==> flow/design.v (excerpt) <==
module Buzzer #(parameter isSim = 1,parameter isAHB = 0) (input wire clk,rst_n,
              output wire[31:0] BDMAC_RDATA,
              output wire       BDMAC_READYOUT,
              output wire[1:0]  BDMAC_RESP,
              input wire        BDMAC_SEL,
			  input wire        BDMAC_READY,
              input wire[31:0]  BDMAC_ADDR,
              input wire[1:0]   BDMAC_TRANS,
              input wire        BDMAC_WRITE,
              input wire[31:0]  BDMAC_WDATA,
              output wire[31:0] SBDMA_HADDR,
              output wire[1:0]  SBDMA_HTRANS,
              output wire       SBDMA_HWRITE,
              input wire[31:0]  SBDMA_HRDATA,
              input wire        SBDMA_HREADY,
              output wire[31:0] BBDMA_HADDR,
              output wire[1:0]  BBDMA_HTRANS,
              output wire       BBDMA_HWRITE,
              input wire[31:0]  BBDMA_HRDATA,
              input wire        BBDMA_HREADY,
              output wire PWM);
For scale: about 3100 cells after synthesis, roughly 380 flip-flops, ~240 I/O pins.
Settings: LEC_CHECK=0, ABC_AREA=1, CAP_MARGIN=20, CELL_PAD_IN_SITES_GLOBAL_PLACEMENT=0, CORE_MARGIN=2, CORE_UTILIZATION=72, CTS_CLUSTER_SIZE=72, GPL_TIMING_DRIVEN=1, HOLD_SLACK_MARGIN=0.05, MAX_ROUTING_LAYER=met4, PLACE_DENSITY_LB_ADDON=0.27, SLEW_MARGIN=30; clock period 3.0 ns.
run.sh (not shown) runs the stock make flow with config.mk's settings and CLKGATE_MAP_FILE=.
The first run finished but fails on setup timing.
Then changed:
Settings changed: ABC_AREA 1 to not set, CELL_PAD_IN_SITES_GLOBAL_PLACEMENT 0 to not set, CORE_UTILIZATION 72 to 20, CTS_CLUSTER_SIZE 72 to 21, GPL_TIMING_DRIVEN 1 to not set, HOLD_SLACK_MARGIN 0.05 to not set, PLACE_DENSITY_LB_ADDON 0.27 to not set, SLEW_MARGIN 30 to 20, TNS_END_PERCENT set to 40.
Clock period 3.0 ns to 10.0 ns, I/O delays scaled along.
- This time the run went through all stages and came out clean
- routed wire length goes down by roughly a tenth
- cell count rises by a few percent
- worst setup slack is better by 5.2 ns
- register-to-register slack gets better by 5.6 ns
- utilization is lower by 61 points
- die size grows to 3.5 times its value
- design area rises by a few percent
- combinational power goes down by well over a third
- total power drops by well over a third
- synthesized area came out lower slightly
- clock power drops by well over a third

* * *

Setup of try-amber:
Buzzer again, from the RTL that the note above started with.
export LEC_CHECK = 0
export CAP_MARGIN = 20
export CORE_MARGIN = 2
export CORE_UTILIZATION = 56
export SLEW_MARGIN = 20
create_clock -name core_clock -period 4.61 [get_ports {clk}]
[inputs] try-willow vs try-amber
--- a/flow/config.mk
+++ b/flow/config.mk
@@ -9,3 +9,3 @@
 export CORE_MARGIN = 2
-export CORE_UTILIZATION = 56
+export CORE_UTILIZATION = 17
 export SLEW_MARGIN = 20
==> flow/constraint.sdc <==
create_clock -name core_clock -period 14.4 [get_ports {clk}]
set_input_delay 2.8800 -clock core_clock [delete_from_list [all_inputs] [get_ports {clk}]]
set_output_delay 2.8800 -clock core_clock [all_outputs]
set_load 0.01 [all_outputs]
Findings:
try-willow reached the end of the flow, and the finished layout is clean on the timing, design-rule and antenna checks. try-willow reports its termination of the worst setup path as BDMAC_RDATA[27] while try-amber reports TunePWM_Sound.cnt[19]$_DFFE_PN0P_. Sort try-willow and try-amber by fraction of power consumed by the clock network desc -> top: try-willow. Taking try-amber over try-willow, the power in sequential cells ratio works out to 3.1. Count of clock-buffer cells in the layout for try-willow is lower than for try-amber. Core area went up by more than 100% going from try-amber to try-willow. try-willow against try-amber: setup slack at placement saw an increase; wire length saw an increase; pin count of the biggest net entering global routing saw a decrease. Between try-willow and try-amber, it is try-willow whose via count is higher, by about 0.34%. Worst setup slack: try-willow vs try-amber up 7.91 ns. For count of plain and timing-repair buffers in the layout, dividing the value from try-amber by the value from try-willow gives 1.06.
The inputs of try-ember differ from those of try-willow as listed below.
--- a/flow/config.mk
+++ b/flow/config.mk
@@ -9,3 +9,5 @@
 export CORE_MARGIN = 2
-export CORE_UTILIZATION = 17
+export CORE_UTILIZATION = 66
+export CTS_CLUSTER_SIZE = 68
+export HOLD_SLACK_MARGIN = -0.09
 export SLEW_MARGIN = 20
==> flow/constraint.sdc <==
create_clock -name core_clock -period 2.97 [get_ports {clk}]
set_input_delay 0.5940 -clock core_clock [delete_from_list [all_inputs] [get_ports {clk}]]
set_output_delay 0.5940 -clock core_clock [all_outputs]
set_load 0.01 [all_outputs]
### Flow results
try-willow vs try-ember, critical path start-end classification: reg2out vs reg2reg. As far as async set-reset flop share out of synthesis goes, try-willow and try-ember are indistinguishable; the numbers are identical. try-willow finished every step from synthesis to the final layout, and the layout passed the timing, design-rule and antenna checks. In try-ember the implementation ran to completion but is not tape-out ready, as the final checks report negative hold slack, negative setup slack. Of the two values seen for worst min-delay path category, reg2reg was produced by try-willow and in2async by try-ember. try-ember vs. try-willow: fraction of the mapped netlist area in compound gates was more or less identical, proportion of cell area spent on the clock network went down by 0.81 points, maximum clock skew at final layout higher, design area rose by 3.9%.
#### Input delta (try-maple over try-ember)
--- a/flow/config.mk
+++ b/flow/config.mk
@@ -9,5 +9,3 @@
 export CORE_MARGIN = 2
-export CORE_UTILIZATION = 66
-export CTS_CLUSTER_SIZE = 68
-export HOLD_SLACK_MARGIN = -0.09
+export CORE_UTILIZATION = 59
 export SLEW_MARGIN = 20
==> flow/constraint.sdc <==
create_clock -name core_clock -period 4.76 [get_ports {clk}]
set_input_delay 0.9520 -clock core_clock [delete_from_list [all_inputs] [get_ports {clk}]]
set_output_delay 0.9520 -clock core_clock [all_outputs]
set_load 0.01 [all_outputs]
==> results <==
Of try-ember and try-maple, only try-maple finishes the flow clean.
try-ember has a higher number of endpoints failing setup at the final stage than try-maple.
From try-ember to try-maple the numbers moved as follows: endpoint arrival time on the critical path rose by 0.67 ns; tally of clock buffers in the finished layout rose by 5.
On area of all placed cells without fillers: between try-ember and try-maple, it ends up lower for try-maple.
Delta (try-maple minus try-ember): area growth from synthesis to final layout moved down, worst-case setup margin in the final layout went up 1.12 ns.
Number of non-filler instances in the completed layout was higher in the run labelled try-ember.
[try-maple vs try-ember] required time reported for the critical path endpoint: higher in try-maple
try-maple vs try-ember: worst-case headroom to the max-slew limit down
The sum of net half-perimeters after detailed placement reported for try-maple is smaller than that of try-ember by 12%.
The inputs of try-yarrow differ from those of try-maple as listed below.
--- a/flow/config.mk
+++ b/flow/config.mk
@@ -9,3 +9,5 @@
 export CORE_MARGIN = 2
-export CORE_UTILIZATION = 59
+export CORE_UTILIZATION = 70
+export CTS_CLUSTER_DIAMETER = 52
 export SLEW_MARGIN = 20
+export TNS_END_PERCENT = 5
==> flow/constraint.sdc <==
create_clock -name core_clock -period 9.72 [get_ports {clk}]
set_input_delay 1.9440 -clock core_clock [delete_from_list [all_inputs] [get_ports {clk}]]
set_output_delay 1.9440 -clock core_clock [all_outputs]
set_load 0.01 [all_outputs]
[summary]
Every stage of the flow completed for try-yarrow, and the final layout passed the timing, design-rule and antenna checks.
met2 routing resource usage after global routing in try-yarrow is 16 points above try-maple.
try-maple vs try-yarrow, type of the tightest min-delay check: in2async vs reg2reg
try-yarrow ended with less cell area power density than try-maple.
From try-maple to try-yarrow the numbers moved as follows: pre-CTS setup slack higher; sequential cell area share higher; clock power share lower.

* * *

Buzzer again, from the RTL that the note above started with.
==> flow/config.mk <==
export PLATFORM = sky130hd
export DESIGN_NAME = Buzzer
export DESIGN_NICKNAME = Buzzer
export VERILOG_FILES = /design/flow/design.v
export SDC_FILE = /design/flow/constraint.sdc
export NUM_CORES = 4
export LEC_CHECK = 0
export CAP_MARGIN = 20
export CELL_PAD_IN_SITES_DETAIL_PLACEMENT = 1
export CORE_ASPECT_RATIO = 1.2
export CORE_MARGIN = 2
export CORE_UTILIZATION = 61
export CTS_CLUSTER_DIAMETER = 239
export CTS_CLUSTER_SIZE = 45
export GPL_ROUTABILITY_DRIVEN = 1
export GPL_TIMING_DRIVEN = 0
export MIN_ROUTING_LAYER = met2
export PLACE_DENSITY = 0.82
export SLEW_MARGIN = 5
==> flow/constraint.sdc <==
create_clock -name core_clock -period 5.18 [get_ports {clk}]
set_input_delay 1.0360 -clock core_clock [delete_from_list [all_inputs] [get_ports {clk}]]
set_output_delay 1.0360 -clock core_clock [all_outputs]
set_load 0.01 [all_outputs]
The first run never finished: it broke off in global routing.
Rerun with:
Settings changed: CELL_PAD_IN_SITES_DETAIL_PLACEMENT 1 to default, CORE_ASPECT_RATIO 1.2 to default, CORE_UTILIZATION 61 to 56, CTS_CLUSTER_DIAMETER 239 to default, CTS_CLUSTER_SIZE 45 to default, GPL_ROUTABILITY_DRIVEN 1 to default, GPL_TIMING_DRIVEN 0 to default, MIN_ROUTING_LAYER met2 to default, PLACE_DENSITY 0.82 to default, SLEW_MARGIN 5 to 20.
Clock period 5.18 ns to 4.42 ns, I/O delays scaled along.
=>
- This time the run completed without violations
- synthesized cell count stays the same
- die size rose by 8.7%
- area after synthesis is unchanged
Rerun with:
Settings changed: ABC_AREA from default to 1, CORE_UTILIZATION 56 to 67, CTS_CLUSTER_SIZE from default to 99, PLACE_DENSITY from default to 0.43.
Clock period 4.42 ns to 3.04 ns, I/O delays scaled along.
The changed run reached the layout checks and failed them: setup timing.
Die size is lower by 15%.
Count of clock-buffer cells in the layout is lower by 4.
Area after synthesis is higher by about 1.1%.
Flip-flop count is unchanged.
Via count is higher by about 30%.
Worst hold slack gains 0.15 ns.
Final area is higher by about 1.9%.
Power is higher by about 45%.
Maximum frequency is higher by about 20%.
Setup slack loses 0.76 ns.
Rerun with:
Settings changed: ABC_AREA 1 to default, CORE_UTILIZATION 67 to 68, CTS_CLUSTER_SIZE 99 to 35, HOLD_SLACK_MARGIN from default to -0.09, PLACE_DENSITY 0.43 to default.
Clock period 3.04 ns to 2.81 ns, I/O delays scaled along.
After rerunning: With this change the flow died in global routing; synthesized cell count falls by 24%; area after synthesis falls by 1.1%; die size falls by 2.5%.
No activity file was given, so power comes from the tool's default toggle rates.
